--- design/flow/run.sh ---
#!/bin/bash
# the make line also repeats each setting of config.mk as NAME=value (left out here)
make -C /OpenROAD-flow-scripts/flow DESIGN_CONFIG=/design/flow/config.mk WORK_HOME=/design/flow/orfs CLKGATE_MAP_FILE= finish
--- design/flow/config.mk ---
export PLATFORM = sky130hd
export DESIGN_NAME = sd_card_top
export DESIGN_NICKNAME = sd_card_top
export VERILOG_FILES = /design/flow/design.v
export SDC_FILE = /design/flow/constraint.sdc
export NUM_CORES = 4
export LEC_CHECK = 0
export CAP_MARGIN = 5
export CORE_MARGIN = 2
export CORE_UTILIZATION = 64
export SLEW_MARGIN = 20
--- design/flow/constraint.sdc ---
create_clock -name core_clock -period 2.96 [get_ports {clk}]
set_input_delay 0.5920 -clock core_clock [delete_from_list [all_inputs] [get_ports {clk}]]
set_output_delay 0.5920 -clock core_clock [all_outputs]
set_load 0.01 [all_outputs]
--- design/flow/design.v ---
module spi_master
(
	input                       sys_clk,
	input                       rst,
	output                      nCS,        
	output                      DCLK,       
	output                      MOSI,       
	input                       MISO,       
	input                       CPOL,
	input                       CPHA,
	input                       nCS_ctrl,
	input[15:0]                 clk_div,
	input                       wr_req,
	output                      wr_ack,
	input[7:0]                  data_in,
	output[7:0]                 data_out
);
localparam                   IDLE            = 0;
localparam                   DCLK_EDGE       = 1;
localparam                   DCLK_IDLE       = 2;
localparam                   ACK             = 3;
localparam                   LAST_HALF_CYCLE = 4;
localparam                   ACK_WAIT        = 5;
reg                          DCLK_reg;
reg[7:0]                     MOSI_shift;
reg[7:0]                     MISO_shift;
reg[2:0]                     state;
reg[2:0]                     next_state;
reg [15:0]                   clk_cnt;
reg[4:0]                     clk_edge_cnt;
assign MOSI = MOSI_shift[7];
assign DCLK = DCLK_reg;
assign data_out = MISO_shift;
assign wr_ack = (state == ACK);
assign nCS = nCS_ctrl;
always@(posedge sys_clk or posedge rst)
begin
	if(rst)
		state <= IDLE;
	else
		state <= next_state;
end
always@(*)
begin
	case(state)
		IDLE:
			if(wr_req == 1'b1)
				next_state <= DCLK_IDLE;
			else
				next_state <= IDLE;
		DCLK_IDLE:
			if(clk_cnt == clk_div)
				next_state <= DCLK_EDGE;
			else
				next_state <= DCLK_IDLE;
		DCLK_EDGE:
			if(clk_edge_cnt == 5'd15)
				next_state <= LAST_HALF_CYCLE;
			else
				next_state <= DCLK_IDLE;
		LAST_HALF_CYCLE:
			if(clk_cnt == clk_div)
				next_state <= ACK;
			else
				next_state <= LAST_HALF_CYCLE;
		ACK:
			next_state <= ACK_WAIT;
		ACK_WAIT:
			next_state <= IDLE;
		default:
			next_state <= IDLE;
	endcase
end
always@(posedge sys_clk or posedge rst)
begin
	if(rst)
		DCLK_reg <= 1'b0;
	else if(state == IDLE)
		DCLK_reg <= CPOL;
	else if(state == DCLK_EDGE)
		DCLK_reg <= ~DCLK_reg; 
end
always@(posedge sys_clk or posedge rst)
begin
	if(rst)
		clk_cnt <= 16'd0;
	else if(state == DCLK_IDLE || state == LAST_HALF_CYCLE)
		clk_cnt <= clk_cnt + 16'd1;
	else
		clk_cnt <= 16'd0;
end
always@(posedge sys_clk or posedge rst)
begin
	if(rst)
		clk_edge_cnt <= 5'd0;
	else if(state == DCLK_EDGE)
		clk_edge_cnt <= clk_edge_cnt + 5'd1;
	else if(state == IDLE)
		clk_edge_cnt <= 5'd0;
end
always@(posedge sys_clk or posedge rst)
begin
	if(rst)
		MOSI_shift <= 8'd0;
	else if(state == IDLE && wr_req)
		MOSI_shift <= data_in;
	else if(state == DCLK_EDGE)
		if(CPHA == 1'b0 && clk_edge_cnt[0] == 1'b1)
			MOSI_shift <= {MOSI_shift[6:0],MOSI_shift[7]};
		else if(CPHA == 1'b1 && (clk_edge_cnt != 5'd0 && clk_edge_cnt[0] == 1'b0))
			MOSI_shift <= {MOSI_shift[6:0],MOSI_shift[7]};
end
always@(posedge sys_clk or posedge rst)
begin
	if(rst)
		MISO_shift <= 8'd0;
	else if(state == IDLE && wr_req)
		MISO_shift <= 8'h00;
	else if(state == DCLK_EDGE)
		if(CPHA == 1'b0 && clk_edge_cnt[0] == 1'b0)
			MISO_shift <= {MISO_shift[6:0],MISO};
		else if(CPHA == 1'b1 && (clk_edge_cnt[0] == 1'b1))
			MISO_shift <= {MISO_shift[6:0],MISO};
end
endmodule
module sd_card_cmd(
	input                       sys_clk,
	input                       rst,
	input[15:0]                 spi_clk_div,                   
	input                       cmd_req,                       
	output                      cmd_req_ack,                   
	output reg                  cmd_req_error,                 
	input[47:0]                 cmd,                           
	input[7:0]                  cmd_r1,                        
	input[15:0]                 cmd_data_len,                  
	input                       block_read_req,                
	output reg                  block_read_valid,              
	output reg[7:0]             block_read_data,               
	output                      block_read_req_ack,            
	input                       block_write_req,               
	input[7:0]                  block_write_data,              
	output                      block_write_data_rd,           
	output                      block_write_req_ack,           
	output                      nCS_ctrl,                      
	output reg[15:0]            clk_div,
	output reg                  spi_wr_req,                    
	input                       spi_wr_ack,                    
	output[7:0]                 spi_data_in,                   
	input[7:0]                  spi_data_out                   
);
parameter S_IDLE         = 0;
parameter S_WAIT         = 1;
parameter S_INIT         = 2;
parameter S_CMD_PRE      = 3;
parameter S_CMD          = 4;
parameter S_CMD_DATA     = 5;
parameter S_READ_WAIT    = 6;
parameter S_READ         = 7;
parameter S_READ_ACK     = 8;
parameter S_WRITE_TOKEN  = 9;
parameter S_WRITE_DATA_0 = 10;
parameter S_WRITE_DATA_1 = 11;
parameter S_WRITE_CRC    = 12;
parameter S_WRITE_SUC    = 13;
parameter S_WRITE_BUSY   = 14;
parameter S_WRITE_ACK    = 15;
parameter S_ERR          = 16;
parameter S_END          = 17;
reg[4:0]                      state;
reg                           CS_reg;
reg[15:0]                     byte_cnt;
reg[7:0]                      send_data;
wire[7:0]                     data_recv;
reg[9:0]                      wr_data_cnt;
assign cmd_req_ack = (state == S_END);
assign block_read_req_ack = (state == S_READ_ACK);
assign block_write_req_ack= (state == S_WRITE_ACK);
assign block_write_data_rd = (state == S_WRITE_DATA_0);
assign spi_data_in = send_data;
assign data_recv = spi_data_out;
assign nCS_ctrl = CS_reg;
always@(posedge sys_clk or posedge rst)
begin
	if(rst == 1'b1)
	begin
		CS_reg <= 1'b1;
		spi_wr_req <= 1'b0;
		byte_cnt <= 16'd0;
		clk_div <= 16'd0;
		send_data <= 8'hff;
		state <= S_IDLE;
		cmd_req_error <= 1'b0;
		wr_data_cnt <= 10'd0;
	end
	else
		case(state)
			S_IDLE:
			begin
				state <= S_INIT;
				clk_div <= spi_clk_div;
				CS_reg <= 1'b1;
			end
			S_INIT:
			begin
				if(spi_wr_ack == 1'b1)
				begin
					if(byte_cnt >= 16'd10)
					begin
						byte_cnt <= 16'd0;
						spi_wr_req <= 1'b0;
						state <= S_WAIT;
					end
					begin
						byte_cnt <= byte_cnt + 16'd1;
					end
				end
				else
				begin
					spi_wr_req <= 1'b1;
					send_data <= 8'hff;
				end
			end
			S_WAIT:
			begin
				cmd_req_error <= 1'b0;
				wr_data_cnt <= 10'd0;
				if(cmd_req == 1'b1)
					state <= S_CMD_PRE;
				else if(block_read_req == 1'b1)
					state <= S_READ_WAIT;
				else if(block_write_req == 1'b1)
					state <= S_WRITE_TOKEN;
				clk_div <= spi_clk_div;
			end
			S_CMD_PRE:
			begin
				if(spi_wr_ack == 1'b1)
				begin
					state <= S_CMD;
					spi_wr_req <= 1'b0;
					byte_cnt <= 16'd0;
				end
				else
				begin
					spi_wr_req <= 1'b1;
					CS_reg <= 1'b1;
					send_data <= 8'hff;
				end
			end
			S_CMD:
			begin
				if(spi_wr_ack == 1'b1)
				begin
					if((byte_cnt == 16'hffff) || (data_recv != cmd_r1 && data_recv[7] == 1'b0))
					begin
						state <= S_ERR;
						spi_wr_req <= 1'b0;
						byte_cnt <= 16'd0;
					end
					else if(data_recv == cmd_r1)
					begin
						spi_wr_req <= 1'b0;
						if(cmd_data_len != 16'd0)
						begin
							state <= S_CMD_DATA;
							byte_cnt <= 16'd0;
						end
						else
						begin
							state <= S_END;
							byte_cnt <= 16'd0;
						end
					end
					else
						byte_cnt <=  byte_cnt + 16'd1;
				end
				else
				begin
					spi_wr_req <= 1'b1;
					CS_reg <= 1'b0;
					if(byte_cnt == 16'd0)
						send_data <= (cmd[47:40] | 8'h40);
					else if(byte_cnt == 16'd1)
						send_data <= cmd[39:32];
					else if(byte_cnt == 16'd2)
						send_data <= cmd[31:24];
					else if(byte_cnt == 16'd3)
						send_data <= cmd[23:16];
					else if(byte_cnt == 16'd4)
						send_data <= cmd[15:8];
					else if(byte_cnt == 16'd5)
						send_data <= cmd[7:0];
					else
						send_data <= 8'hff;
				end
			end
			S_CMD_DATA:
			begin
				if(spi_wr_ack == 1'b1)
				begin
					if(byte_cnt == cmd_data_len - 16'd1)
					begin
						state <= S_END;
						spi_wr_req <= 1'b0;
						byte_cnt <= 16'd0;
					end
					else
					begin
						byte_cnt <= byte_cnt + 16'd1;
					end
				end
				else
				begin
					spi_wr_req <= 1'b1;
					send_data <= 8'hff;
				end
			end
			S_READ_WAIT:
			begin
				if(spi_wr_ack == 1'b1 && data_recv == 8'hfe)
				begin
					spi_wr_req <= 1'b0;
					state <= S_READ;
					byte_cnt <= 16'd0;
				end
				else
				begin
					spi_wr_req <= 1'b1;
					send_data <= 8'hff;
				end
			end
			S_READ:
			begin
				if(spi_wr_ack == 1'b1)
				begin
					if(byte_cnt == 16'd513)
					begin
						state <= S_READ_ACK;
						spi_wr_req <= 1'b0;
						byte_cnt <= 16'd0;
					end
					else
					begin
						byte_cnt <= byte_cnt + 16'd1;
					end
				end
				else
				begin
					spi_wr_req <= 1'b1;
					send_data <= 8'hff;
				end
			end
			S_WRITE_TOKEN:
				if(spi_wr_ack == 1'b1)
				begin
					state <= S_WRITE_DATA_0;
					spi_wr_req <= 1'b0;
					byte_cnt <= 16'd0;  
				end
				else
				begin
					spi_wr_req <= 1'b1;
					send_data <= 8'hfe;
				end
			S_WRITE_DATA_0:
			begin
				state <= S_WRITE_DATA_1;
				wr_data_cnt <= wr_data_cnt + 10'd1;
			end
			S_WRITE_DATA_1:
			begin
				if(spi_wr_ack == 1'b1 && wr_data_cnt == 10'd512)
				begin
					state <= S_WRITE_CRC;
					spi_wr_req <= 1'b0;
				end
				else if(spi_wr_ack == 1'b1)
				begin
					state <= S_WRITE_DATA_0;
					spi_wr_req <= 1'b0;
				end
				else
				begin
					spi_wr_req <= 1'b1;
					send_data <= block_write_data;
				end
			end
			S_WRITE_CRC:
			begin
				if(spi_wr_ack == 1'b1)
				begin
					if(byte_cnt == 16'd1)
					begin
						state <= S_WRITE_SUC;
						spi_wr_req <= 1'b0;
						byte_cnt <= 16'd0;
					end
					else
					begin
						byte_cnt <= byte_cnt + 16'd1;
					end
				end
				else
				begin
					spi_wr_req <= 1'b1;
					send_data <= 8'hff;
				end
			end
			S_WRITE_SUC :
			begin
				if(spi_wr_ack == 1'b1)
				begin
					if(data_recv[4:0] == 5'b00101)
					begin
						state <= S_WRITE_BUSY;
						spi_wr_req <= 1'b0;
					end
				end
				else
				begin
					spi_wr_req <= 1'b1;
					send_data <= 8'hff;
				end
			end
			S_WRITE_BUSY :
			begin
				if(spi_wr_ack == 1'b1)
				begin
					if(data_recv == 8'hff)
					begin
						state <= S_WRITE_ACK;
						spi_wr_req <= 1'b0;
					end
				end
				else
				begin
					spi_wr_req <= 1'b1;
					send_data <= 8'hff;
				end
			end
			S_ERR:
			begin
				state <= S_END;
				cmd_req_error <= 1'b1;
			end
			S_READ_ACK,S_WRITE_ACK,S_END:
			begin
				state <= S_WAIT;
			end
			default:
				state <= S_IDLE;
		endcase
end
always@(posedge sys_clk or posedge rst)
begin
	if(rst == 1'b1)
		block_read_valid <= 1'b0;
	else if(state == S_READ && byte_cnt < 16'd512)
		block_read_valid <= spi_wr_ack;
	else
		block_read_valid <= 1'b0;
end
always@(posedge sys_clk or posedge rst)
begin
	if(rst == 1'b1)
		block_read_data <= 8'd0;
	else if(state == S_READ && spi_wr_ack == 1'b1)
		block_read_data <= data_recv;
end
endmodule
module sd_card_sec_read_write
#(
	parameter  SPI_LOW_SPEED_DIV = 248,          
	parameter  SPI_HIGH_SPEED_DIV = 0            
)
(
	input            clk,
	input            rst,
	output reg       sd_init_done,
	input            sd_sec_read,
	input[31:0]      sd_sec_read_addr,
	output[7:0]      sd_sec_read_data,
	output           sd_sec_read_data_valid,
	output           sd_sec_read_end,
	input            sd_sec_write,
	input[31:0]      sd_sec_write_addr,
	input[7:0]       sd_sec_write_data,
	output           sd_sec_write_data_req,
	output           sd_sec_write_end,
	output reg[15:0] spi_clk_div,
	output reg       cmd_req,
	input            cmd_req_ack,
	input            cmd_req_error,
	output reg[47:0] cmd,
	output reg[7:0]  cmd_r1,
	output reg[15:0] cmd_data_len,
	output reg       block_read_req,
	input            block_read_valid,
	input[7:0]       block_read_data,
	input            block_read_req_ack,
	output reg       block_write_req,
	output[7:0]      block_write_data,
	input            block_write_data_rd,
	input            block_write_req_ack
);
reg[7:0] read_data;
reg[31:0] timer;
localparam S_IDLE               = 0;
localparam S_CMD0               = 1;
localparam S_CMD8               = 2;
localparam S_CMD55              = 3;
localparam S_CMD41              = 4;
localparam S_CMD17              = 5;
localparam S_READ               = 6;
localparam S_CMD24              = 7;
localparam S_WRITE              = 8;
localparam S_ERR                = 14;
localparam S_WRITE_END          = 15;
localparam S_READ_END           = 16;
localparam S_WAIT_READ_WRITE    = 17;
localparam S_CMD16              = 18;
reg[4:0]                       state;
reg[31:0]                      sec_addr;
assign sd_sec_read_data_valid = (state == S_READ) && block_read_valid;
assign sd_sec_read_data = block_read_data;
assign sd_sec_read_end = (state == S_READ_END);
assign sd_sec_write_data_req = (state == S_WRITE) && block_write_data_rd;
assign block_write_data = sd_sec_write_data;
assign sd_sec_write_end = (state == S_WRITE_END);
always@(posedge clk or posedge rst)
begin
	if(rst == 1'b1)
	begin
		state <= S_IDLE;
		cmd_req <= 1'b0;
		cmd_data_len <= 16'd0;
		cmd_r1 <= 8'd0;
		cmd <= 48'd0;
		spi_clk_div <= SPI_LOW_SPEED_DIV[15:0];
		block_write_req <= 1'b0;
		block_read_req <= 1'b0;
		sec_addr <= 32'd0;
		sd_init_done <= 1'b0;
	end
	else
		case(state)
			S_IDLE:
			begin
				state <= S_CMD0;
				sd_init_done <= 1'b0;
				spi_clk_div <= SPI_LOW_SPEED_DIV[15:0];
			end
			S_CMD0:
			begin
				if(cmd_req_ack & ~cmd_req_error)
				begin
					state <= S_CMD8;
					cmd_req <= 1'b0;
				end
				else
				begin
					cmd_req <= 1'b1;
					cmd_data_len <= 16'd0;
					cmd_r1 <= 8'h01;
					cmd <= {8'd0,8'h00,8'h00,8'h00,8'h00,8'h95};
				end
			end
			S_CMD8:
			begin
				if(cmd_req_ack & ~cmd_req_error)
				begin
					state <= S_CMD55;
					cmd_req <= 1'b0;
				end
				else
				begin
					cmd_req <= 1'b1;
					cmd_data_len <= 16'd4;
					cmd_r1 <= 8'h01;
					cmd <= {8'd8,8'h00,8'h00,8'h01,8'haa,8'h87};
				end
			end
			S_CMD55:
			begin
				if(cmd_req_ack & ~cmd_req_error)
				begin
					state <= S_CMD41;
					cmd_req <= 1'b0;
				end
				else
				begin
					cmd_req <= 1'b1;
					cmd_data_len <= 16'd0;
					cmd_r1 <= 8'h01;
					cmd <= {8'd55,8'h00,8'h00,8'h00,8'h00,8'hff};
				end
			end
			S_CMD41:
			begin
				if(cmd_req_ack & ~cmd_req_error)
				begin
					state <= S_CMD16;
					cmd_req <= 1'b0;
					sd_init_done <= 1'b1;
					spi_clk_div <= SPI_HIGH_SPEED_DIV[15:0];
				end
				else if(cmd_req_ack)
				begin
					state <= S_CMD55;
				end
				else
				begin
					cmd_req <= 1'b1;
					cmd_data_len <= 16'd0;
					cmd_r1 <= 8'h00;
					cmd <= {8'd41,8'h40,8'h00,8'h00,8'h00,8'hff};
				end
			end
			S_CMD16:
			begin
				if(cmd_req_ack & ~cmd_req_error)
				begin
					state <= S_WAIT_READ_WRITE;
					cmd_req <= 1'b0;
					sd_init_done <= 1'b1;
					spi_clk_div <= SPI_HIGH_SPEED_DIV[15:0];
				end
				else if(cmd_req_ack)
				begin
					state <= S_CMD55;
				end
				else
				begin
					cmd_req <= 1'b1;
					cmd_data_len <= 16'd0;
					cmd_r1 <= 8'h00;
					cmd <= {8'd16,32'd512,8'hff};
				end
			end			
			S_WAIT_READ_WRITE:
			begin
				if(sd_sec_write ==  1'b1)
				begin
					state <= S_CMD24;
					sec_addr <= sd_sec_write_addr;
				end
				else if(sd_sec_read == 1'b1)
				begin
					state <= S_CMD17;
					sec_addr <= sd_sec_read_addr;
				end
				spi_clk_div <= 16'd0;
			end
			S_CMD24:
			begin
				if(cmd_req_ack & ~cmd_req_error)
				begin
					state <= S_WRITE;
					cmd_req <= 1'b0;
				end
				else
				begin
					cmd_req <= 1'b1;
					cmd_data_len <= 16'd0;
					cmd_r1 <= 8'h00;
					cmd <= {8'd24,sec_addr,8'hff};
				end
			end
			S_WRITE:
			begin
				if(block_write_req_ack == 1'b1)
				begin
					block_write_req <= 1'b0;
					state <= S_WRITE_END;
				end
				else
					block_write_req <= 1'b1;
			end
			S_CMD17:
			begin
				if(cmd_req_ack & ~cmd_req_error)
				begin
					state <= S_READ;
					cmd_req <= 1'b0;
				end
				else
				begin
					cmd_req <= 1'b1;
					cmd_data_len <= 16'd0;
					cmd_r1 <= 8'h00;
					cmd <= {8'd17,sec_addr,8'hff};
				end
			end
			S_READ:
			begin
				if(block_read_req_ack)
				begin
					state <= S_READ_END;
					block_read_req <= 1'b0;
				end
				else
				begin
					block_read_req <= 1'b1;
				end
			end
			S_WRITE_END:
			begin
				state <= S_WAIT_READ_WRITE;
			end
			S_READ_END:
			begin
				state <= S_WAIT_READ_WRITE;
			end
			default:
				state <= S_IDLE;
		endcase
end
endmodule
module sd_card_top
#(
	parameter  SPI_LOW_SPEED_DIV = 248,          
	parameter  SPI_HIGH_SPEED_DIV = 0            
)
(
	input            clk,
	input            rst,
	output           SD_nCS,                     
	output           SD_DCLK,                    
	output           SD_MOSI,                    
	input            SD_MISO,                    
	output           sd_init_done,               
	input            sd_sec_read,                
	input[31:0]      sd_sec_read_addr,           
	output[7:0]      sd_sec_read_data,           
	output           sd_sec_read_data_valid,     
	output           sd_sec_read_end,            
	input            sd_sec_write,               
	input[31:0]      sd_sec_write_addr,          
	input[7:0]       sd_sec_write_data,          
	output           sd_sec_write_data_req,      
	output           sd_sec_write_end            
);
wire[15:0]           spi_clk_div;                
wire                 cmd_req;                    
wire                 cmd_req_ack;                
wire                 cmd_req_error;              
wire[47:0]           cmd;                        
wire[7:0]            cmd_r1;                     
wire[15:0]           cmd_data_len;               
wire                 block_read_req;             
wire                 block_read_valid;           
wire[7:0]            block_read_data;            
wire                 block_read_req_ack;         
wire                 block_write_req;            
wire[7:0]            block_write_data;           
wire                 block_write_data_rd;        
wire                 block_write_req_ack;        
wire                 nCS_ctrl;                   
wire                 spi_wr_req;                 
wire                 spi_wr_ack;                 
wire[7:0]            spi_data_in;                
wire[7:0]            spi_data_out;               
wire[15:0]           clk_div;
sd_card_sec_read_write
#(
	.SPI_LOW_SPEED_DIV(SPI_LOW_SPEED_DIV),
	.SPI_HIGH_SPEED_DIV(SPI_HIGH_SPEED_DIV)
)
sd_card_sec_read_write_m0(
	.clk                            (clk                    ),
	.rst                            (rst                    ),
	.sd_init_done                   (sd_init_done           ),
	.sd_sec_read                    (sd_sec_read            ),
	.sd_sec_read_addr               (sd_sec_read_addr       ),
	.sd_sec_read_data               (sd_sec_read_data       ),
	.sd_sec_read_data_valid         (sd_sec_read_data_valid ),
	.sd_sec_read_end                (sd_sec_read_end        ),
	.sd_sec_write                   (sd_sec_write           ),
	.sd_sec_write_addr              (sd_sec_write_addr      ),
	.sd_sec_write_data              (sd_sec_write_data      ),
	.sd_sec_write_data_req          (sd_sec_write_data_req  ),
	.sd_sec_write_end               (sd_sec_write_end       ),
	.spi_clk_div                    (spi_clk_div            ),
	.cmd_req                        (cmd_req                ),
	.cmd_req_ack                    (cmd_req_ack            ),
	.cmd_req_error                  (cmd_req_error          ),
	.cmd                            (cmd                    ),
	.cmd_r1                         (cmd_r1                 ),
	.cmd_data_len                   (cmd_data_len           ),
	.block_read_req                 (block_read_req         ),
	.block_read_valid               (block_read_valid       ),
	.block_read_data                (block_read_data        ),
	.block_read_req_ack             (block_read_req_ack     ),
	.block_write_req                (block_write_req        ),
	.block_write_data               (block_write_data       ),
	.block_write_data_rd            (block_write_data_rd    ),
	.block_write_req_ack            (block_write_req_ack    )
);
sd_card_cmd sd_card_cmd_m0(
	.sys_clk                        (clk                    ),
	.rst                            (rst                    ),
	.spi_clk_div                    (spi_clk_div            ),
	.cmd_req                        (cmd_req                ),
	.cmd_req_ack                    (cmd_req_ack            ),
	.cmd_req_error                  (cmd_req_error          ),
	.cmd                            (cmd                    ),
	.cmd_r1                         (cmd_r1                 ),
	.cmd_data_len                   (cmd_data_len           ),
	.block_read_req                 (block_read_req         ),
	.block_read_req_ack             (block_read_req_ack     ),
	.block_read_data                (block_read_data        ),
	.block_read_valid               (block_read_valid       ),
	.block_write_req                (block_write_req        ),
	.block_write_data               (block_write_data       ),
	.block_write_data_rd            (block_write_data_rd    ),
	.block_write_req_ack            (block_write_req_ack    ),
	.nCS_ctrl                       (nCS_ctrl               ),
	.clk_div                        (clk_div                ),
	.spi_wr_req                     (spi_wr_req             ),
	.spi_wr_ack                     (spi_wr_ack             ),
	.spi_data_in                    (spi_data_in            ),
	.spi_data_out                   (spi_data_out           )
);
spi_master spi_master_m0(
	.sys_clk                        (clk                    ),
	.rst                            (rst                    ),
	.nCS                            (SD_nCS                 ),
	.DCLK                           (SD_DCLK                ),
	.MOSI                           (SD_MOSI                ),
	.MISO                           (SD_MISO                ),
	.clk_div                        (clk_div                ),
	.CPOL                           (1'b1                   ),
	.CPHA                           (1'b1                   ),
	.nCS_ctrl                       (nCS_ctrl               ),
	.wr_req                         (spi_wr_req             ),
	.wr_ack                         (spi_wr_ack             ),
	.data_in                        (spi_data_in            ),
	.data_out                       (spi_data_out           )
);
endmodule
==> flow_summary_export.csv, run 1 <==
group,metric,value,unit
run_status,run_status,"no timing/DRC/antenna violations",
clock_tree,worst_setup_hold_path_clk_slew,0.06,ns
sta,min_period,2.50,ns
run,maxCapViolations,0,
logic_synthesis,netlist-cell-type-count,68,
floorplanning,floorplan.rows,44,
floorplanning,die_height,127,um
placement,placement.io_buffers,92,
setup_path,cp_slowest_cell,"sky130_fd_sc_hd__dfrtp_1",
clock_tree,cts_made_buffers,21,
logic_synthesis,post_synthesis_cell_type_with_the_largest_instance_count,"sky130_fd_sc_hd__dfrtp_1",
clock_tree,cts_max_level,1,
drt,route.antenna.diode_count,0,
logic_synthesis,ys_sh_mux,5.51,%
setup_path,worst-path-stages,9,
setup_path,worst_path_most_repeated_cell,"sky130_fd_sc_hd__buf_4",
drt,average_vias_per_placed_instance,6.12,
setup_path,startpoint_of_the_most_critical_setup_path,"sd_card_cmd_m0.byte_cnt[0]",
sta,maxClockFrequency,399,MHz
global_routing,grt_util_all_layers,29.6,%
logic_synthesis,yosys.area_share.adder,1.42,%
setup_path,r2r-end,"sd_card_cmd_m0.byte_cnt[15]",
drt,drc,0,
finish,synthToLayoutAreaGrowth,19.6,%
logic_synthesis,syn_area,9680,um^2
hold_path,min-delay-path-class,"primary input to async pin",
setup_path,setup.worst_path.end_class,"flip-flop",
logic_synthesis,syn_inst,1021,
drt,drt.antenna.violating_nets,0,
setup_path,crit_chain,"ha_1 > nand3_1 > nor4_1 > buf_4 > a31oi_1 > nor3b_4 > buf_4 > nand2b_1 > o31ai_1",
placement,finalWeightedCongestion,0.988,
placement,hpwl,16300,um
clock_tree,clockBufferDepth,3,
pwr,power_combinational,0.202,mW
pwr,power.ir.vdd_worst,0.461,mV
placement,post-place-cells,1273,
setup_path,cp_max_fo,8,
setup_path,critical_path_required,3.33,ns
setup_path,critPathMaxStageDelay,0.43,ns
pwr,top_power_group,"registers",
placement,place_worst_setup_slack,0.487,ns
finish,finish.cell_count_without_fillers,1310,
logic_synthesis,common_cells,"189 x sky130_fd_sc_hd__dfrtp_1, 179 x sky130_fd_sc_hd__nand2_1, 88 x sky130_fd_sc_hd__o21ai_0",
logic_synthesis,synthFlopType,"sky130_fd_sc_hd__dfrtp_1",
logic_synthesis,yosys_area,9680,um^2
logic_synthesis,post_synth_xor_area_fraction,1.54,%
setup_path,worst-endpoint-arrival,2.87,ns
floorplanning,num_io_pins,93,
sta,worst_slew_margin_relative_to_its_limit,32.4,%
clock_tree,clock-root-buffer,"sky130_fd_sc_hd__clkbuf_16",
drt,totalWireLength,23400,um
clock_tree,cts_tree,"built",
logic_synthesis,largest_area_cell,"sky130_fd_sc_hd__dfrtp_1",
sta,maxSlewViolCount,0,
setup_path,r2r-start,"sd_card_cmd_m0.byte_cnt[0]",
setup_path,cp_top_family,"simple AND/OR/NAND/NOR gates",
sta,final.setup_skew,0.0120,ns
setup_path,critPathBufInv,2,
pwr,p_int,4.46,mW
sta,final.period_utilization,84.6,%
pwr,pwr_density_cell,486,nW/um^2
logic_synthesis,synth.avg_cell_area,9.48,um^2
logic_synthesis,synthAoiAreaFrac,13.6,%
clock_tree,post_cts_repair_resize_count,0,
setup_path,regToRegSetupSlack,0.46,ns
logic_synthesis,top_cell_area_share,48.9,%
logic_synthesis,synth-edff-count,0,
drt,via_count,8014,
clock_tree,cts_num_sinks,201,
pwr,p_leak,5.16,nW
floorplanning,fp_util,66.1,%
finish,fillerInstances,1007,
setup_path,setup.worst_path.end,"sd_card_cmd_m0.byte_cnt[15]",
logic_synthesis,fraction_of_the_mapped_netlist_area_in_simple_logic_gates,22.3,%
pwr,p_comb_share,3.6,%
logic_synthesis,post_synth_main_logic_family,"simple AND/OR/NAND/NOR gates",
pwr,power.clock.total,2.67,mW
drt,routed_wire_length_per_instance,17.9,um
logic_synthesis,most_area_consuming_cells_after_synthesis,"sky130_fd_sc_hd__dfrtp_1 49%, sky130_fd_sc_hd__nand2_1 6.9%, sky130_fd_sc_hd__o21ai_0 4.6%",
logic_synthesis,floorplan.nets,1109,
sta,timing.setup.tns,0,ns
drt,drt-pass1-iter-count,5,
pwr,sw_share,20.6,%
sta,worst-slew-pin-transition,1.01,ns
clock_tree,clk-insertion-delay-late,0.50,ns
pwr,p_seq_share,48.9,%
logic_synthesis,synthArstFlopShare,100,%
global_routing,antenna_found_initial,1,
pwr,clock_power_share,47.5,%
clock_tree,cts_hold_repair.buffers,0,
drt,drt_first_iter_violations,769,
global_routing,via_count_of_the_first_global_routing_pass,7620,
global_routing,grt_max_degree,80,
pwr,power.net_switching,1.16,mW
floorplanning,floorplan.core_area,14600,um^2
sta,worst_slack,0.455,ns
sta,finalHoldViolCount,0,
logic_synthesis,synth.yosys.warnings,3,
logic_synthesis,synth-cells-yosys,1021,
logic_synthesis,ys_seq_share,52.1,%
global_routing,gr-total-overflow,0,
floorplanning,overall_chip_area,16100,um^2
sta,rsz0062_at_grt,"false",
pwr,p_seq,2.75,mW
sta,finalSetupViolCount,0,
finish,final_net_count,1200,
run,tool_warnings,35,
logic_synthesis,postSynthRegisterBits,201,
floorplanning,chipWidth,127,um
setup_path,criticalPathCategory,"flip-flop to flip-flop",
sta,fin_worst_hold_slack,0.441,ns
setup_path,reg2reg_depth,9,
setup_path,startpoint_type,"flip-flop",
global_routing,wire_length_of_the_first_global_routing_pass,38600,um
clock_tree,postCtsSetupRepairBufs,0,
cell type report:
cell class,count,area (um^2),share of cell area (%)
multi-input combinational,734,4310,37.3
inverter,33,128,1.10
tap,184,230,1.99
clock buffer,28,562,4.85
timing repair buffer,121,1170,10.1
clock inverter,9,126,1.09
sequential,201,5040,43.6
stage by stage:
step           utilization (%)  power, mW  cell area (um^2)
6_report                  79.0       5.62             11600
5_1_grt                   79.0       5.79             11600
4_1_cts                   79.0       5.65             11600
3_5_place_dp              74.3       3.01             10900
3_3_place_gp              74.3       3.00             10900
2_1_floorplan                -       2.88              9680
metal layers:
metal | vias to the layer above | wire length, um | track usage, %
met2 | 291 | 10800 | 45.5
li1 | 3803 | - | -
met3 | 40 | 1630 | 6.12
met4 | 2 | 469 | 7.82
met1 | 3878 | 10500 | 43.6
met5 | - | 8 | 0
==> run 2: changes to the inputs <==
ABC_AREA = 0   (was default)
CAP_MARGIN = 40   (was 5)
CORE_ASPECT_RATIO = 0.61   (was default)
CORE_MARGIN = 6   (was 2)
CORE_UTILIZATION = 63   (was 64)
CTS_CLUSTER_SIZE = 25   (was default)
GPL_TIMING_DRIVEN = 0   (was default)
HOLD_SLACK_MARGIN = 0.1   (was default)
MAX_ROUTING_LAYER = met4   (was default)
MIN_ROUTING_LAYER = met2   (was default)
SETUP_SLACK_MARGIN = 0.93   (was default)
SLEW_MARGIN = 10   (was 20)
TNS_END_PERCENT = 35   (was default)
clock period = 5.0 ns   (was 2.96 ns; I/O delays follow)
==> flow_summary_export.csv, run 2 <==
group,metric,value,unit
clock_tree,cts_max_level,1,
logic_synthesis,yosys.area_share.adder,1.42,%
logic_synthesis,postSynthRegisterBits,201,
run_status,run_status,"did not finish",
logic_synthesis,syn_area,9680,um^2
logic_synthesis,synth.yosys.warnings,3,
logic_synthesis,synthAoiAreaFrac,13.6,%
placement,post-place-cells,1318,
placement,placement.io_buffers,91,
logic_synthesis,synth.avg_cell_area,9.48,um^2
logic_synthesis,most_area_consuming_cells_after_synthesis,"sky130_fd_sc_hd__dfrtp_1 49%, sky130_fd_sc_hd__nand2_1 6.9%, sky130_fd_sc_hd__o21ai_0 4.6%",
floorplanning,floorplan.rows,34,
logic_synthesis,floorplan.nets,1109,
logic_synthesis,fraction_of_the_mapped_netlist_area_in_simple_logic_gates,22.3,%
clock_tree,cts_hold_repair.buffers,0,
run_status,outcome.stop_stage,"global routing (5_1_grt)",
floorplanning,floorplan.core_area,14600,um^2
logic_synthesis,post_synth_main_logic_family,"simple AND/OR/NAND/NOR gates",
global_routing,grt_util_all_layers,61.1,%
logic_synthesis,post_synth_xor_area_fraction,1.54,%
logic_synthesis,yosys_area,9680,um^2
logic_synthesis,ys_sh_mux,5.51,%
logic_synthesis,synthArstFlopShare,100,%
logic_synthesis,largest_area_cell,"sky130_fd_sc_hd__dfrtp_1",
floorplanning,die_height,109,um
logic_synthesis,netlist-cell-type-count,68,
logic_synthesis,syn_inst,1021,
logic_synthesis,ys_seq_share,52.1,%
placement,finalWeightedCongestion,1.04,
logic_synthesis,top_cell_area_share,48.9,%
clock_tree,clock-root-buffer,"sky130_fd_sc_hd__clkbuf_16",
floorplanning,overall_chip_area,18600,um^2
run_status,run.stop_error,"[ERROR GRT-0116] Global routing finished with congestion. Check the congestion regions in the DRC Viewer.",
clock_tree,post_cts_repair_resize_count,0,
placement,post_dp_cell_area,11000,um^2
clock_tree,cts_num_sinks,201,
clock_tree,clockBufferDepth,3,
clock_tree,cts_made_buffers,19,
logic_synthesis,post_synthesis_cell_type_with_the_largest_instance_count,"sky130_fd_sc_hd__dfrtp_1",
clock_tree,postCtsSetupRepairBufs,0,
placement,place_worst_setup_slack,1.75,ns
global_routing,gr-total-overflow,10,
logic_synthesis,synthFlopType,"sky130_fd_sc_hd__dfrtp_1",
floorplanning,chipWidth,171,um
placement,hpwl,21600,um
floorplanning,num_io_pins,93,
logic_synthesis,synth-edff-count,0,
logic_synthesis,common_cells,"189 x sky130_fd_sc_hd__dfrtp_1, 179 x sky130_fd_sc_hd__nand2_1, 88 x sky130_fd_sc_hd__o21ai_0",
floorplanning,fp_util,66.1,%
logic_synthesis,synth-cells-yosys,1021,
[run 2: layer usage]
| layer | GRT overflow | GRT usage (%) |
|---|---|---|
| met1 | - | - |
| met2 | 0 | 66.4 |
| met3 | 10 | 77.3 |
| met4 | 0 | 24.7 |
| met5 | - | - |
==> run 3: changes to the inputs <==
ABC_AREA = 1   (was 0)
CAP_MARGIN = 30   (was 40)
CELL_PAD_IN_SITES_DETAIL_PLACEMENT = 1   (was default)
CORE_ASPECT_RATIO = default   (was 0.61)
CORE_MARGIN = 2   (was 6)
CORE_UTILIZATION = 26   (was 63)
CTS_CLUSTER_DIAMETER = 371   (was default)
CTS_CLUSTER_SIZE = 23   (was 25)
GPL_ROUTABILITY_DRIVEN = 0   (was default)
HOLD_SLACK_MARGIN = default   (was 0.1)
MAX_ROUTING_LAYER = default   (was met4)
MIN_ROUTING_LAYER = default   (was met2)
SETUP_SLACK_MARGIN = -0.26   (was 0.93)
TNS_END_PERCENT = 55   (was 35)
clock period = 3.35 ns   (was 5.0 ns; I/O delays follow)
==> flow_summary_export.csv, run 3 <==
group,metric,value,unit
run_status,run_status,"no timing/DRC/antenna violations",
logic_synthesis,synthArstFlopShare,100,%
clock_tree,cts_tree,"built",
setup_path,criticalPathCategory,"flip-flop to output pin",
sta,finalSetupViolCount,0,
pwr,p_seq,2.60,mW
sta,timing.setup.tns,0,ns
finish,area.combinational,4090,um^2
setup_path,r2r-end,"sd_card_cmd_m0.send_data[5]",
hold_path,hold_end,"spi_master_m0.state[4]",
logic_synthesis,common_cells,"255 x sky130_fd_sc_hd__nand2_1, 189 x sky130_fd_sc_hd__dfrtp_1, 131 x sky130_fd_sc_hd__inv_1",
drt,route.antenna.diode_count,0,
global_routing,grt_max_degree,41,
pwr,power_combinational,0.424,mW
placement,placement.io_buffers,91,
setup_path,startpoint_type,"flip-flop",
logic_synthesis,yosys.area_share.adder,1.40,%
finish,fillerInstances,4551,
setup_path,cp_slowest_cell,"sky130_fd_sc_hd__clkdlybuf4s50_1",
run,maxCapViolations,0,
logic_synthesis,syn_inst,1192,
pwr,p_int,3.46,mW
setup_path,cp_max_fo,9,
drt,routed_wire_length_per_instance,15.6,um
pwr,pwr_density_cell,386,nW/um^2
clock_tree,cts_hold_repair.buffers,0,
drt,drt-pass1-iter-count,4,
floorplanning,die_height,199,um
clock_tree,clk-insertion-delay-late,0.48,ns
logic_synthesis,synth.avg_cell_area,8.27,um^2
pwr,power.clock.total,1.57,mW
sta,maxSlewViolCount,0,
floorplanning,floorplan.core_area,37500,um^2
placement,hpwl,22000,um
pwr,power.net_switching,1.14,mW
pwr,top_power_group,"registers",
logic_synthesis,post_synth_xor_area_fraction,0.622,%
clock_tree,cts_num_sinks,201,
logic_synthesis,netlist-cell-type-count,54,
setup_path,crit_chain,"clkbuf_1 > nand2_1 > inv_1 > clkdlybuf4s50_1",
clock_tree,worst_setup_hold_path_clk_slew,0.09,ns
global_routing,grt_util_all_layers,14.6,%
setup_path,r2r-start,"sd_card_cmd_m0.byte_cnt[12]",
setup_path,reg2reg_depth,10,
pwr,p_seq_share,56.7,%
sta,final.period_utilization,78.6,%
sta,final.setup_skew,0.0151,ns
finish,synthToLayoutAreaGrowth,20.6,%
pwr,power.ir.vdd_worst,0.232,mV
drt,drc,0,
setup_path,setup.worst_path.end_class,"output pin",
setup_path,startpoint_of_the_most_critical_setup_path,"sd_card_cmd_m0.state[6]",
setup_path,worst-endpoint-arrival,1.96,ns
finish,finish.cell_count_without_fillers,1820,
sta,finalHoldViolCount,0,
drt,totalWireLength,28400,um
logic_synthesis,synth-cells-yosys,1192,
drt,via_count,8608,
pwr,sw_share,24.7,%
floorplanning,overall_chip_area,39500,um^2
logic_synthesis,ys_seq_share,51.1,%
global_routing,gr-total-overflow,0,
logic_synthesis,top_cell_area_share,48.0,%
floorplanning,num_io_pins,93,
drt,drt_first_iter_violations,367,
logic_synthesis,yosys_area,9860,um^2
setup_path,setup.worst_path.end,"sd_sec_write_data_req",
logic_synthesis,syn_area,9860,um^2
clock_tree,clockBufferDepth,3,
sta,worst-slew-pin-transition,0.685,ns
setup_path,regToRegSetupSlack,0.95,ns
setup_path,worst-path-stages,4,
logic_synthesis,postSynthRegisterBits,201,
logic_synthesis,synthAoiAreaFrac,14.0,%
floorplanning,fp_util,26.3,%
logic_synthesis,ys_sh_mux,0,%
global_routing,via_count_of_the_first_global_routing_pass,9177,
run,tool_warnings,32,
sta,maxClockFrequency,380,MHz
clock_tree,cts_max_level,1,
pwr,clock_power_share,34.1,%
drt,average_vias_per_placed_instance,4.73,
logic_synthesis,post_synthesis_cell_type_with_the_largest_instance_count,"sky130_fd_sc_hd__nand2_1",
floorplanning,floorplan.rows,71,
clock_tree,postCtsSetupRepairBufs,0,
clock_tree,cts_made_buffers,12,
hold_path,min-delay-path-class,"flip-flop to flip-flop",
logic_synthesis,floorplan.nets,1280,
placement,post-place-cells,1800,
finish,final_net_count,1391,
pwr,p_comb_share,9.2,%
hold_path,hold_depth,0,
logic_synthesis,most_area_consuming_cells_after_synthesis,"sky130_fd_sc_hd__dfrtp_1 48%, sky130_fd_sc_hd__nand2_1 9.7%, sky130_fd_sc_hd__inv_1 5.0%",
global_routing,wire_length_of_the_first_global_routing_pass,47100,um
setup_path,critPathBufInv,3,
setup_path,critPathMaxStageDelay,0.54,ns
sta,min_period,2.63,ns
sta,rsz0062_at_grt,"false",
sta,worst_slew_margin_relative_to_its_limit,54.0,%
logic_synthesis,synth-edff-count,0,
logic_synthesis,largest_area_cell,"sky130_fd_sc_hd__dfrtp_1",
setup_path,cp_top_family,"buffers and inverters",
global_routing,antenna_found_initial,0,
logic_synthesis,post_synth_main_logic_family,"simple AND/OR/NAND/NOR gates",
logic_synthesis,synth.yosys.warnings,3,
finish,seq_area,5040,um^2
hold_path,hp-start,"spi_master_m0.state[5]",
clock_tree,clock-root-buffer,"sky130_fd_sc_hd__clkbuf_16",
clock_tree,post_cts_repair_resize_count,0,
pwr,fin_total_pwr,4.59,mW
pwr,p_leak,5.19,nW
logic_synthesis,synthFlopType,"sky130_fd_sc_hd__dfrtp_1",
floorplanning,chipWidth,199,um
logic_synthesis,fraction_of_the_mapped_netlist_area_in_simple_logic_gates,25.4,%
setup_path,critical_path_required,2.68,ns
drt,drt.antenna.violating_nets,0,
==> run 3: area by class of cell <==
class	instances	share of cell area, %
flip-flops and latches	201	42.4
clock buffers	19	2.92
inverters	145	4.65
well taps	511	5.38
repair buffers	97	8.67
plain buffers	42	1.54
multi-input cells	804	34.4
clock inverters	1	0.0736
==> run 3: metal layers <==
| layer | vias to the layer above | global-route usage [%] | share of wire [%] |
|---|---|---|---|
| met1 | 4284 | 19.5 | 46 |
| met4 | 0 | 3.92 | 2.7 |
| met3 | 46 | 1.61 | 2.4 |
| met2 | 132 | 25.3 | 49 |
| li1 | 4146 | - | - |
| met5 | - | 0 | 0 |
==> run 3: through the flow <==
step | area [um^2] | util, % | worst slack (ns) | hold slack [ns]
after floorplan | 9870 | - | 0.0875 | 0.355
after global placement | 11400 | 30.5 | -1.58 | 0.426
after detailed placement | 11500 | 30.8 | 0.452 | 0.419
after CTS | 11900 | 31.7 | 0.707 | 0.455
after global routing | 11900 | 31.7 | 0.621 | 0.457
final | 11900 | 31.7 | 0.717 | 0.437
==> run 4: changes to the inputs <==
ABC_AREA = 0   (was 1)
CAP_MARGIN = 20   (was 30)
CELL_PAD_IN_SITES_DETAIL_PLACEMENT = default   (was 1)
CORE_ASPECT_RATIO = 0.78   (was default)
CORE_MARGIN = 5   (was 2)
CORE_UTILIZATION = 40   (was 26)
CTS_CLUSTER_DIAMETER = default   (was 371)
CTS_CLUSTER_SIZE = default   (was 23)
GPL_ROUTABILITY_DRIVEN = default   (was 0)
GPL_TIMING_DRIVEN = 1   (was 0)
SETUP_SLACK_MARGIN = default   (was -0.26)
SLEW_MARGIN = 20   (was 10)
TNS_END_PERCENT = default   (was 55)
clock period = 5.0 ns   (was 3.35 ns; I/O delays follow)
==> flow_summary_export.csv, run 4 <==
group,metric,value,unit
setup_path,criticalPathCategory,"flip-flop to flip-flop",
logic_synthesis,fraction_of_the_mapped_netlist_area_in_simple_logic_gates,22.3,%
logic_synthesis,top_cell_area_share,48.9,%
logic_synthesis,ys_seq_share,52.1,%
global_routing,gr-total-overflow,0,
drt,totalWireLength,23500,um
sta,final.setup_skew,0.00853,ns
sta,timing.setup.tns,0,ns
global_routing,busiest_layer,"met1",
clock_tree,clk-insertion-delay-late,0.50,ns
global_routing,grt_max_degree,79,
drt,route.antenna.diode_count,0,
logic_synthesis,yosys.area_share.adder,1.42,%
floorplanning,num_io_pins,93,
setup_path,crit_chain,"inv_1 > ha_1 > nor3b_1 > nand4_1 > a21oi_1 > nor3b_4 > nor2_1 > a22o_1",
floorplanning,die_height,147,um
logic_synthesis,synth.yosys.warnings,3,
pwr,clock_power_share,48.4,%
sta,finalHoldViolCount,0,
logic_synthesis,largest_area_cell,"sky130_fd_sc_hd__dfrtp_1",
hold_path,hp-start,"spi_master_m0.state[4]",
placement,placement.io_buffers,92,
pwr,power.clock.total,1.64,mW
clock_tree,cts_hold_repair.buffers,0,
logic_synthesis,yosys_area,9680,um^2
drt,drc,0,
drt,drt-pass1-iter-count,6,
sta,worst-slew-pin-transition,1.00,ns
sta,min_period,3.48,ns
drt,average_vias_per_placed_instance,5.34,
floorplanning,fp_util,40.5,%
setup_path,startpoint_type,"flip-flop",
floorplanning,floorplan.rows,50,
logic_synthesis,post_synth_xor_area_fraction,1.54,%
pwr,p_leak,5.07,nW
logic_synthesis,synth-cells-yosys,1021,
logic_synthesis,netlist-cell-type-count,68,
sta,worst_slew_margin_relative_to_its_limit,33.2,%
setup_path,critPathBufInv,1,
finish,fillerInstances,2256,
global_routing,grt_util_all_layers,17.3,%
clock_tree,post_cts_repair_resize_count,0,
pwr,fin_total_pwr,3.39,mW
pwr,pwr_density_cell,292,nW/um^2
logic_synthesis,syn_area,9680,um^2
setup_path,r2r-end,"sd_card_cmd_m0.byte_cnt[3]",
setup_path,cp_max_fo,17,
floorplanning,overall_chip_area,27400,um^2
setup_path,worst-path-stages,8,
global_routing,via_count_of_the_first_global_routing_pass,7293,
setup_path,regToRegSetupSlack,1.52,ns
setup_path,critical_path_required,5.38,ns
logic_synthesis,synth-edff-count,0,
clock_tree,worst_setup_hold_path_clk_slew,0.06,ns
drt,drt.antenna.violating_nets,0,
setup_path,cp_slowest_cell,"sky130_fd_sc_hd__nor3b_4",
global_routing,use_met2,23.3,%
pwr,p_comb_share,3.5,%
logic_synthesis,synthAoiAreaFrac,13.6,%
logic_synthesis,ys_sh_mux,5.51,%
floorplanning,floorplan.core_area,23900,um^2
setup_path,startpoint_of_the_most_critical_setup_path,"sd_card_cmd_m0.byte_cnt[1]",
setup_path,worst-endpoint-arrival,3.86,ns
pwr,sw_share,20.2,%
logic_synthesis,post_synthesis_cell_type_with_the_largest_instance_count,"sky130_fd_sc_hd__dfrtp_1",
clock_tree,postCtsSetupRepairBufs,0,
setup_path,r2r-start,"sd_card_cmd_m0.byte_cnt[1]",
pwr,power.net_switching,0.686,mW
pwr,top_power_group,"the clock network",
run,maxCapViolations,0,
hold_path,hold_depth,1,
clock_tree,cts_max_level,1,
global_routing,antenna_found_initial,1,
global_routing,global_route.usage.met3,3.07,%
logic_synthesis,synthFlopType,"sky130_fd_sc_hd__dfrtp_1",
finish,final_net_count,1179,
sta,fin_worst_hold_slack,0.433,ns
sta,maxSlewViolCount,0,
pwr,power.ir.vdd_worst,0.175,mV
setup_path,cp_top_family,"simple AND/OR/NAND/NOR gates",
logic_synthesis,common_cells,"189 x sky130_fd_sc_hd__dfrtp_1, 179 x sky130_fd_sc_hd__nand2_1, 88 x sky130_fd_sc_hd__o21ai_0",
setup_path,setup.worst_path.end,"sd_card_cmd_m0.byte_cnt[3]",
finish,synthToLayoutAreaGrowth,20.0,%
hold_path,hold_end,"spi_master_m0.state[0]",
pwr,power_combinational,0.119,mW
drt,routed_wire_length_per_instance,16.5,um
clock_tree,cts_num_sinks,201,
drt,via_count,7570,
logic_synthesis,floorplan.nets,1109,
sta,final.period_utilization,69.6,%
floorplanning,chipWidth,186,um
clock_tree,cts_made_buffers,21,
sta,finalSetupViolCount,0,
setup_path,reg2reg_depth,8,
sta,rsz0062_at_grt,"false",
hold_path,min-delay-path-class,"flip-flop to flip-flop",
pwr,p_int,2.70,mW
clock_tree,clock-root-buffer,"sky130_fd_sc_hd__clkbuf_16",
clock_tree,clockBufferDepth,3,
setup_path,critPathMaxStageDelay,0.65,ns
clock_tree,cts_tree,"built",
run_status,run_status,"no timing/DRC/antenna violations",
logic_synthesis,synth.avg_cell_area,9.48,um^2
global_routing,gr-usage-met1,28.6,%
logic_synthesis,postSynthRegisterBits,201,
global_routing,wire_length_of_the_first_global_routing_pass,39000,um
logic_synthesis,syn_inst,1021,
placement,finalWeightedCongestion,0.925,
sta,maxClockFrequency,287,MHz
logic_synthesis,synthArstFlopShare,100,%
logic_synthesis,post_synth_main_logic_family,"simple AND/OR/NAND/NOR gates",
setup_path,setup.worst_path.end_class,"flip-flop",
pwr,p_seq,1.63,mW
logic_synthesis,most_area_consuming_cells_after_synthesis,"sky130_fd_sc_hd__dfrtp_1 49%, sky130_fd_sc_hd__nand2_1 6.9%, sky130_fd_sc_hd__o21ai_0 4.6%",
placement,hpwl,16800,um
drt,drt_first_iter_violations,776,
pwr,p_seq_share,48.1,%
run,tool_warnings,32,
-- run 4: per-stage QoR --
| step | cells | cell area [um^2] | util [%] | setup slack [ns] |
|---|---|---|---|---|
| after CTS | 1418 | 11600 | 48.6 | 1.57 |
| after global routing | 1418 | 11600 | 48.6 | 1.27 |
| after detailed placement | 1380 | 10900 | 45.5 | 1.60 |
| after floorplan | 1021 | 9680 | - | 1.41 |
| after global placement | 1380 | 10900 | 45.5 | 1.70 |
| final | 1418 | 11600 | 48.6 | 1.52 |
-- run 4: layout make-up --
class	count	area [um^2]	share of cell area (%)
flip-flops and latches	201	5040	43.4
well taps	312	390	3.36
clock inverters	8	125	1.08
inverters	33	128	1.10
multi-input cells	734	4320	37.2
repair buffers	100	1000	8.62
clock buffers	30	609	5.25
-- run 4: layer usage --
metal	vias to the layer above	share of wire, %
met3	42	5.2
met2	182	41
met5	-	0
li1	3767	-
met4	0	1.8
met1	3579	52
==> run 5: changes to the inputs <==
CELL_PAD_IN_SITES_GLOBAL_PLACEMENT = 0   (was default)
CORE_ASPECT_RATIO = 1.35   (was 0.78)
CORE_MARGIN = 2   (was 5)
CORE_UTILIZATION = 71   (was 40)
CTS_CLUSTER_DIAMETER = 227   (was default)
CTS_CLUSTER_SIZE = 14   (was default)
GPL_TIMING_DRIVEN = default   (was 1)
SETUP_SLACK_MARGIN = 0.32   (was default)
SLEW_MARGIN = 30   (was 20)
TNS_END_PERCENT = 95   (was default)
clock period = 2.34 ns   (was 5.0 ns; I/O delays follow)
==> flow_summary_export.csv, run 5 <==
group,metric,value,unit
run_status,run_status,"failed layout checks",
run_status,so.violations,"setup timing",
logic_synthesis,synth.yosys.warnings,3,
global_routing,grt_util_all_layers,41.4,%
sta,finalSetupViolCount,24,
pwr,p_comb_share,4.1,%
pwr,pwr_density_cell,533,nW/um^2
placement,hpwl,18400,um
pwr,p_seq_share,53.0,%
sta,final.setup_skew,0.0291,ns
logic_synthesis,synthFlopType,"sky130_fd_sc_hd__dfrtp_1",
drt,route.antenna.diode_count,0,
clock_tree,clk-insertion-delay-late,0.50,ns
setup_path,setup.worst_path.end,"sd_card_cmd_m0.byte_cnt[12]",
sta,final.period_utilization,136,%
logic_synthesis,ys_seq_share,52.1,%
logic_synthesis,netlist-cell-type-count,68,
global_routing,grt_max_degree,71,
drt,via_count,9351,
setup_path,startpoint_type,"flip-flop",
placement,post_dp_cell_area,11400,um^2
logic_synthesis,post_synthesis_cell_type_with_the_largest_instance_count,"sky130_fd_sc_hd__dfrtp_1",
pwr,clock_power_share,42.9,%
floorplanning,overall_chip_area,14600,um^2
clock_tree,cts_tree,"built",
finish,fillerInstances,502,
logic_synthesis,fraction_of_the_mapped_netlist_area_in_simple_logic_gates,22.3,%
logic_synthesis,most_area_consuming_cells_after_synthesis,"sky130_fd_sc_hd__dfrtp_1 49%, sky130_fd_sc_hd__nand2_1 6.9%, sky130_fd_sc_hd__o21ai_0 4.6%",
global_routing,antenna_found_initial,0,
logic_synthesis,synthAoiAreaFrac,13.6,%
logic_synthesis,post_synth_xor_area_fraction,1.54,%
setup_path,reg2reg_depth,8,
drt,drt.antenna.violating_nets,0,
clock_tree,cts_max_level,1,
logic_synthesis,common_cells,"189 x sky130_fd_sc_hd__dfrtp_1, 179 x sky130_fd_sc_hd__nand2_1, 88 x sky130_fd_sc_hd__o21ai_0",
finish,synthToLayoutAreaGrowth,27.3,%
setup_path,cp_top_family,"simple AND/OR/NAND/NOR gates",
finish,layout.cell_area.non_filler,12300,um^2
setup_path,critical_path_required,2.73,ns
pwr,fin_total_pwr,6.56,mW
global_routing,gr-total-overflow,0,
logic_synthesis,synth.avg_cell_area,9.48,um^2
clock_tree,cts_made_buffers,18,
setup_path,regToRegSetupSlack,-0.83,ns
logic_synthesis,yosys.area_share.adder,1.42,%
floorplanning,floorplan.core_area,13300,um^2
logic_synthesis,floorplan.nets,1109,
finish,final_net_count,1261,
setup_path,criticalPathCategory,"flip-flop to flip-flop",
pwr,power.net_switching,1.41,mW
pwr,p_leak,5.51,nW
sta,maxClockFrequency,315,MHz
logic_synthesis,postSynthRegisterBits,201,
floorplanning,die_height,140,um
logic_synthesis,synth-cells-yosys,1021,
sta,fin_worst_hold_slack,0.294,ns
floorplanning,fp_util,72.7,%
setup_path,crit_chain,"nor4b_1 > nand4_1 > a32o_2 > nor3b_4 > buf_4 > buf_12 > o21ai_0 > a22o_1",
drt,drt-pass1-iter-count,6,
pwr,power_combinational,0.267,mW
clock_tree,clockBufferDepth,3,
logic_synthesis,synth-edff-count,0,
clock_tree,cts_hold_repair.buffers,0,
global_routing,gr-usage-met1,47.1,%
global_routing,use_met2,73.2,%
pwr,p_seq,3.48,mW
floorplanning,chipWidth,104,um
placement,finalWeightedCongestion,1.05,
logic_synthesis,yosys_area,9680,um^2
global_routing,wire_length_of_the_first_global_routing_pass,47900,um
sta,rsz0062_at_grt,"true",
global_routing,busiest_layer,"met2",
sta,worst_slew_margin_relative_to_its_limit,26.7,%
logic_synthesis,top_cell_area_share,48.9,%
drt,routed_wire_length_per_instance,22.7,um
global_routing,via_count_of_the_first_global_routing_pass,9238,
setup_path,cp_max_fo,8,
floorplanning,num_io_pins,93,
pwr,p_int,5.15,mW
sta,min_period,3.17,ns
run,maxCapViolations,0,
drt,average_vias_per_placed_instance,6.86,
placement,placement.io_buffers,92,
pwr,sw_share,21.5,%
sta,finalHoldViolCount,0,
setup_path,cp_slowest_cell,"sky130_fd_sc_hd__nor4b_1",
setup_path,setup.worst_path.end_class,"flip-flop",
clock_tree,cts_num_sinks,201,
pwr,power.ir.vdd_worst,0.545,mV
sta,maxSlewViolCount,0,
setup_path,r2r-end,"sd_card_cmd_m0.byte_cnt[12]",
setup_path,worst-path-stages,8,
logic_synthesis,post_synth_main_logic_family,"simple AND/OR/NAND/NOR gates",
pwr,top_power_group,"registers",
setup_path,worst-endpoint-arrival,3.56,ns
hold_path,min-delay-path-class,"primary input to async pin",
clock_tree,clock-root-buffer,"sky130_fd_sc_hd__clkbuf_16",
logic_synthesis,largest_area_cell,"sky130_fd_sc_hd__dfrtp_1",
clock_tree,worst_setup_hold_path_clk_slew,0.07,ns
setup_path,critPathBufInv,2,
global_routing,global_route.usage.met3,6.89,%
floorplanning,floorplan.rows,49,
logic_synthesis,syn_inst,1021,
logic_synthesis,synthArstFlopShare,100,%
drt,totalWireLength,30900,um
setup_path,startpoint_of_the_most_critical_setup_path,"sd_card_cmd_m0.byte_cnt[8]",
pwr,power.clock.total,2.81,mW
logic_synthesis,ys_sh_mux,5.51,%
setup_path,critPathMaxStageDelay,0.95,ns
logic_synthesis,syn_area,9680,um^2
sta,worst_slack,-0.833,ns
drt,drt_first_iter_violations,1158,
run,tool_warnings,38,
sta,worst-slew-pin-transition,1.08,ns
setup_path,r2r-start,"sd_card_cmd_m0.byte_cnt[8]",
drt,drc,0,
[run 5: timing repair]
action	CTS	global route
gates cloned	1	0
endpoints found under the setup margin	37	70
setup buffers	16	9
pin swaps	4	12
gates resized	35	19
[run 5: stage by stage]
stage / std cells / util (%) / worst slack [ns] / setup TNS [ns]
after floorplan: 1021 / - / -0.721 / -136.90
after global placement: 1305 / 85.4 / 0.0596 / 0
after detailed placement: 1305 / 85.4 / 0.00425 / 0
after CTS: 1354 / 91.4 / 0.00312 / 0
after global routing: 1363 / 92.6 / -0.759 / -11.77
final: 1363 / 92.6 / -0.833 / -12.87
[run 5: area by class of cell]
type                            instances  area, um^2  area share, %
Sequential cell                       201        5060           41.1
Multi-Input combinational cell        734        4620           37.5
Timing Repair Buffer                  185        1760           14.3
Clock buffer                           31         520           4.23
Tap cell                              178         223           1.81
Inverter                               33         130           1.06
Clock inverter                          1        11.3         0.0914
[run 5: layer usage]
layer / routed length (um) / share of wire (%)
met4: 2460 / 7.9
met5: 0 / 0
met1: 10300 / 33
met2: 15400 / 50
met3: 2740 / 8.9
==> run 6: changes to the inputs <==
CELL_PAD_IN_SITES_GLOBAL_PLACEMENT = 1   (was 0)
CORE_UTILIZATION = 64   (was 71)
CTS_CLUSTER_DIAMETER = default   (was 227)
SETUP_SLACK_MARGIN = 0.61   (was 0.32)
TNS_END_PERCENT = 90   (was 95)
clock period = 2.69 ns   (was 2.34 ns; I/O delays follow)
==> flow_summary_export.csv, run 6 <==
group,metric,value,unit
run_status,run_status,"did not finish",
logic_synthesis,synth.avg_cell_area,9.48,um^2
logic_synthesis,synthArstFlopShare,100,%
logic_synthesis,synth-edff-count,0,
floorplanning,overall_chip_area,16100,um^2
logic_synthesis,syn_inst,1021,
logic_synthesis,yosys.area_share.adder,1.42,%
logic_synthesis,most_area_consuming_cells_after_synthesis,"sky130_fd_sc_hd__dfrtp_1 49%, sky130_fd_sc_hd__nand2_1 6.9%, sky130_fd_sc_hd__o21ai_0 4.6%",
floorplanning,floorplan.rows,52,
logic_synthesis,floorplan.nets,1109,
logic_synthesis,yosys_area,9680,um^2
logic_synthesis,ys_seq_share,52.1,%
logic_synthesis,synthAoiAreaFrac,13.6,%
floorplanning,num_io_pins,93,
logic_synthesis,fraction_of_the_mapped_netlist_area_in_simple_logic_gates,22.3,%
floorplanning,die_height,147,um
run_status,run.stop_error,"[ERROR GPL-0301] Utilization 100.188 % exceeds 100%.",
logic_synthesis,syn_area,9680,um^2
logic_synthesis,post_synthesis_cell_type_with_the_largest_instance_count,"sky130_fd_sc_hd__dfrtp_1",
logic_synthesis,synthFlopType,"sky130_fd_sc_hd__dfrtp_1",
logic_synthesis,postSynthRegisterBits,201,
logic_synthesis,ys_sh_mux,5.51,%
logic_synthesis,post_synth_main_logic_family,"simple AND/OR/NAND/NOR gates",
logic_synthesis,top_cell_area_share,48.9,%
logic_synthesis,synth-cells-yosys,1021,
floorplanning,fp_util,64.9,%
run_status,outcome.stop_stage,"global placement (3_3_place_gp)",
floorplanning,chipWidth,110,um
logic_synthesis,netlist-cell-type-count,68,
logic_synthesis,largest_area_cell,"sky130_fd_sc_hd__dfrtp_1",
floorplanning,floorplan.core_area,14900,um^2
logic_synthesis,synth.yosys.warnings,3,
logic_synthesis,post_synth_xor_area_fraction,1.54,%
logic_synthesis,common_cells,"189 x sky130_fd_sc_hd__dfrtp_1, 179 x sky130_fd_sc_hd__nand2_1, 88 x sky130_fd_sc_hd__o21ai_0",
==> run 7: changes to the inputs <==
ABC_AREA = default   (was 0)
CAP_MARGIN = 15   (was 20)
CELL_PAD_IN_SITES_GLOBAL_PLACEMENT = default   (was 1)
CORE_ASPECT_RATIO = default   (was 1.35)
CORE_UTILIZATION = 43   (was 64)
CTS_CLUSTER_DIAMETER = 198   (was default)
CTS_CLUSTER_SIZE = 24   (was 14)
GPL_ROUTABILITY_DRIVEN = 0   (was default)
MAX_ROUTING_LAYER = met5   (was default)
PLACE_DENSITY_LB_ADDON = 0.12   (was default)
SETUP_SLACK_MARGIN = default   (was 0.61)
TNS_END_PERCENT = default   (was 90)
clock period = 2.78 ns   (was 2.69 ns; I/O delays follow)
==> flow_summary_export.csv, run 7 <==
group,metric,value,unit
run_status,run_status,"no timing/DRC/antenna violations",
setup_path,setup.worst_path.end_class,"flip-flop",
sta,finalHoldViolCount,0,
global_routing,grt_max_degree,65,
logic_synthesis,most_area_consuming_cells_after_synthesis,"sky130_fd_sc_hd__dfrtp_1 49%, sky130_fd_sc_hd__nand2_1 6.9%, sky130_fd_sc_hd__o21ai_0 4.6%",
logic_synthesis,yosys_area,9680,um^2
setup_path,r2r-start,"sd_card_cmd_m0.state[5]",
clock_tree,worst_setup_hold_path_clk_slew,0.10,ns
clock_tree,cts_hold_repair.buffers,0,
clock_tree,cts_max_level,1,
clock_tree,post_cts_repair_resize_count,0,
sta,timing.setup.tns,0,ns
clock_tree,clk-insertion-delay-late,0.48,ns
clock_tree,clockBufferDepth,3,
sta,rsz0062_at_grt,"false",
pwr,clock_power_share,37.2,%
global_routing,antenna_found_initial,1,
setup_path,reg2reg_depth,6,
logic_synthesis,top_cell_area_share,48.9,%
setup_path,critical_path_required,3.19,ns
pwr,pwr_density_cell,438,nW/um^2
drt,totalWireLength,23600,um
drt,routed_wire_length_per_instance,16.9,um
logic_synthesis,netlist-cell-type-count,68,
finish,synthToLayoutAreaGrowth,18.5,%
pwr,top_power_group,"registers",
sta,min_period,2.53,ns
sta,maxSlewViolCount,0,
setup_path,setup.worst_path.end,"sd_card_cmd_m0.send_data[7]",
logic_synthesis,ys_sh_mux,5.51,%
setup_path,cp_max_fo,7,
drt,drt-pass1-iter-count,5,
finish,fillerInstances,2066,
floorplanning,floorplan.rows,54,
hold_path,min-delay-path-class,"primary input to async pin",
logic_synthesis,synth-edff-count,0,
floorplanning,overall_chip_area,23700,um^2
setup_path,startpoint_type,"flip-flop",
logic_synthesis,floorplan.nets,1109,
logic_synthesis,post_synth_xor_area_fraction,1.54,%
setup_path,critPathBufInv,0,
finish,final_net_count,1203,
logic_synthesis,largest_area_cell,"sky130_fd_sc_hd__dfrtp_1",
drt,drc,0,
logic_synthesis,ys_seq_share,52.1,%
logic_synthesis,syn_area,9680,um^2
sta,worst-slew-pin-transition,0.651,ns
placement,place_worst_setup_slack,0.295,ns
setup_path,cp_top_family,"simple AND/OR/NAND/NOR gates",
clock_tree,cts_made_buffers,12,
logic_synthesis,synth.avg_cell_area,9.48,um^2
global_routing,via_count_of_the_first_global_routing_pass,7351,
logic_synthesis,post_synth_main_logic_family,"simple AND/OR/NAND/NOR gates",
floorplanning,floorplan.core_area,22000,um^2
placement,placement.io_buffers,92,
setup_path,regToRegSetupSlack,0.25,ns
setup_path,worst-endpoint-arrival,2.93,ns
pwr,power.net_switching,1.09,mW
logic_synthesis,synthArstFlopShare,100,%
sta,final.period_utilization,90.9,%
pwr,power.ir.vdd_worst,0.282,mV
drt,average_vias_per_placed_instance,5.52,
setup_path,r2r-end,"sd_card_cmd_m0.send_data[7]",
logic_synthesis,synthFlopType,"sky130_fd_sc_hd__dfrtp_1",
placement,hpwl,17300,um
pwr,p_leak,5.06,nW
logic_synthesis,synth.yosys.warnings,3,
logic_synthesis,syn_inst,1021,
run,maxCapViolations,0,
drt,via_count,7720,
floorplanning,chipWidth,154,um
setup_path,critPathMaxStageDelay,0.64,ns
drt,route.antenna.diode_count,0,
setup_path,startpoint_of_the_most_critical_setup_path,"sd_card_cmd_m0.state[5]",
clock_tree,cts_num_sinks,201,
pwr,power.clock.total,1.86,mW
sta,worst_slack,0.254,ns
run,tool_warnings,33,
logic_synthesis,common_cells,"189 x sky130_fd_sc_hd__dfrtp_1, 179 x sky130_fd_sc_hd__nand2_1, 88 x sky130_fd_sc_hd__o21ai_0",
floorplanning,die_height,154,um
pwr,sw_share,21.8,%
setup_path,crit_chain,"or4_1 > or4_4 > a21oi_4 > o211ai_2 > or3_1 > a31oi_1",
pwr,p_seq,2.93,mW
drt,drt.antenna.violating_nets,0,
logic_synthesis,postSynthRegisterBits,201,
logic_synthesis,post_synthesis_cell_type_with_the_largest_instance_count,"sky130_fd_sc_hd__dfrtp_1",
floorplanning,num_io_pins,93,
sta,worst_slew_margin_relative_to_its_limit,56.6,%
sta,final.setup_skew,0.0266,ns
logic_synthesis,synthAoiAreaFrac,13.6,%
clock_tree,clock-root-buffer,"sky130_fd_sc_hd__clkbuf_16",
setup_path,worst-path-stages,6,
sta,finalSetupViolCount,0,
global_routing,wire_length_of_the_first_global_routing_pass,39200,um
pwr,p_comb_share,4.5,%
global_routing,gr-total-overflow,0,
logic_synthesis,yosys.area_share.adder,1.42,%
setup_path,criticalPathCategory,"flip-flop to flip-flop",
setup_path,cp_slowest_cell,"sky130_fd_sc_hd__or4_1",
sta,maxClockFrequency,396,MHz
pwr,power_combinational,0.226,mW
clock_tree,cts_tree,"built",
global_routing,grt_util_all_layers,20.1,%
pwr,p_seq_share,58.3,%
logic_synthesis,fraction_of_the_mapped_netlist_area_in_simple_logic_gates,22.3,%
pwr,p_int,3.92,mW
clock_tree,postCtsSetupRepairBufs,0,
logic_synthesis,synth-cells-yosys,1021,
drt,drt_first_iter_violations,514,
floorplanning,fp_util,44.1,%
## run 7: metal layers
metal | wire (um) | track usage [%] | vias to the layer above | share of wire [%]
met5 | 13 | 0 | - | 0.055
met4 | 502 | 4.45 | 2 | 2.1
met3 | 1120 | 2.71 | 38 | 4.7
met2 | 9920 | 29.3 | 202 | 42
met1 | 12100 | 31.8 | 3673 | 51
li1 | - | - | 3805 | -
## run 7: final cells by class
type,instances,area [um^2],share of cell area [%]
repair buffers,133,1270,11.1
clock buffers,16,337,2.94
clock inverters,1,16.3,0.142
inverters,33,128,1.11
multi-input cells,734,4310,37.6
well taps,280,350,3.06
flip-flops and latches,201,5040,44.0
## run 7: metrics by stage
step                instance area (um^2)  utilization, %  total power, mW  instances  hold WS [ns]
detailed placement                 11100            50.6             3.22       1381         0.423
floorplan                           9680               -             3.07       1021         0.352
global placement                   11100            50.6             3.21       1381         0.414
global route                       11500            52.2             5.20       1398         0.443
CTS                                11500            52.2             5.09       1398         0.432
finish                             11500            52.2             5.02       1398         0.427
Power is estimated from default activity; no workload was simulated.
